Design top, start of the top module:
module top(
    input           clk,
    input           rst,
    input           enable,
    input           mode,
    input           valid, 
    input   [4:0]   id,
    input   [3:0]   gridX,
    input   [3:0]   gridY,
	output 	[11:0]	gray_addr,
	output			gray_ren,
	input	[7:0]	gray_rdata,
    output  [11:0]  lbp_addr,
    output          lbp_wen,
	output			lbp_ren,
    input   [7:0]   lbp_rdata,
	output	[7:0] 	lbp_wdata,
	output	[24:0]	theta,
	output			theta_valid,
	input	[24:0]	cos_data,
	input			cos_valid,
	input	[24:0]	sin_data,
	input			sin_valid,
	output			lbp_finish,
    output  [7:0]   id_addr,
    output  [4:0]   id_wdata,
    output          id_wen,
    output          id_ren,
    input   [4:0]   id_rdata,
    output  [20:0]  hist_addr_train,
    output  [7:0]   hist_wdata_train,
    output          hist_wen_train,
    output          hist_ren_train,
    input   [7:0]   hist_rdata_train,
    output  [13:0]  hist_addr_predict,
    output  [7:0]   hist_wdata_predict,
    output          hist_wen_predict,
    output          hist_ren_predict,
    input   [7:0]   hist_rdata_predict,  
    output          hcu_finish,
    output          done,
    output  [4:0]   label,
    output  [17:0]  minDistance
);
    wire clbp_enable;
    wire [11:0] clbp_lbp_addr;
    wire clbp_lbp_wen;
    wire [7:0] clbp_lbp_wdata;
    wire hcu_enable;
    wire hcu_lbp_ren;
    wire [11:0] hcu_lbp_addr;
    wire [20:0] hcu_hist_addr_train;
    wire hcu_hist_ren_train;
    wire [13:0] hcu_hist_addr_predict;
    wire hcu_hist_ren_predict;
    wire [3:0] gridX_o;
    wire [3:0] gridY_o;
    wire dcu_enable;
    wire [20:0] dcu_hist_addr_train;
    wire dcu_hist_ren_train;
    wire [13:0] dcu_hist_addr_predict;
    wire dcu_hist_ren_predict;
    wire comparator_finish;
    wire comparator_enable;
    wire ram_comp;
    wire ram_clbp;
  ...
Size: roughly 13000 cells after synthesis, about 490 flip-flops, ~110000 um^2 of cells after synthesis.
==> flow/config.mk <==
export PLATFORM = sky130hd
export DESIGN_NAME = top
export DESIGN_NICKNAME = top
export VERILOG_FILES = /design/flow/design.v
export SDC_FILE = /design/flow/constraint.sdc
export NUM_CORES = 4
export LEC_CHECK = 0
export ABC_AREA = 0
export CAP_MARGIN = 5
export CELL_PAD_IN_SITES_DETAIL_PLACEMENT = 0
export CORE_ASPECT_RATIO = 1.01
export CORE_MARGIN = 2
export CORE_UTILIZATION = 32
export CTS_CLUSTER_DIAMETER = 52
export CTS_CLUSTER_SIZE = 33
export PLACE_DENSITY_LB_ADDON = 0.09
export SLEW_MARGIN = 20
==> flow/constraint.sdc <==
create_clock -name core_clock -period 12.3 [get_ports {clk}]
set_input_delay 2.4600 -clock core_clock [delete_from_list [all_inputs] [get_ports {clk}]]
set_output_delay 2.4600 -clock core_clock [all_outputs]
set_load 0.01 [all_outputs]
run.sh (not shown) runs the stock make flow with config.mk's settings and CLKGATE_MAP_FILE=.
Rerun with:
ABC_AREA = 1   (was 0)
CAP_MARGIN = 20   (was 5)
CELL_PAD_IN_SITES_DETAIL_PLACEMENT = default   (was 0)
CORE_ASPECT_RATIO = default   (was 1.01)
CORE_UTILIZATION = 72   (was 32)
CTS_CLUSTER_DIAMETER = 375   (was 52)
CTS_CLUSTER_SIZE = default   (was 33)
PLACE_DENSITY_LB_ADDON = default   (was 0.09)
clock period = 6.78 ns   (was 12.3 ns; I/O delays follow)
The new run stopped in global routing (5_1_grt) with GRT-0232. Die area went down by 54%. Synthesized cell count grows by 18%. Synthesized area came out higher by 3.9%.

---

P:
Starting RTL as in the previous note.
clock: 11.1 ns
lec_check: 0
cap_margin: 0
cell_pad_in_sites_detail_placement: 2
cell_pad_in_sites_global_placement: 3
core_aspect_ratio: 1.74
core_margin: 2
core_utilization: 51
hold_slack_margin: 0.19
max_routing_layer: met5
min_routing_layer: met2
place_density: 0.59
setup_slack_margin: -0.81
slew_margin: 15
tns_end_percent: 70
P never completed; the flow aborted with a tool error in 3_1_place_gp_skip_io.
> inputs changed (P -> Q)
==> flow/config.mk <==
export PLATFORM = sky130hd
export DESIGN_NAME = top
export DESIGN_NICKNAME = top
export VERILOG_FILES = /design/flow/design.v
export SDC_FILE = /design/flow/constraint.sdc
export NUM_CORES = 4
export LEC_CHECK = 0
export CAP_MARGIN = 20
export CORE_MARGIN = 2
export CORE_UTILIZATION = 15
export SLEW_MARGIN = 20
==> flow/constraint.sdc <==
create_clock -name core_clock -period 14.5 [get_ports {clk}]
set_input_delay 2.9000 -clock core_clock [delete_from_list [all_inputs] [get_ports {clk}]]
set_output_delay 2.9000 -clock core_clock [all_outputs]
set_load 0.01 [all_outputs]
Results
- Q finished end to end and its layout was clean on timing, DRC and antenna.
- Cmp P and Q / y dimension of the die / lower: P
- Summary of Q over P: fraction of synthesized cell area in xor and xnor cells level, number of core rows moved up, overall die width moved up.
- Taking P as the reference, in Q share of synthesized cell area in full adder, half adder and majority cells roughly the same; die outline area higher.
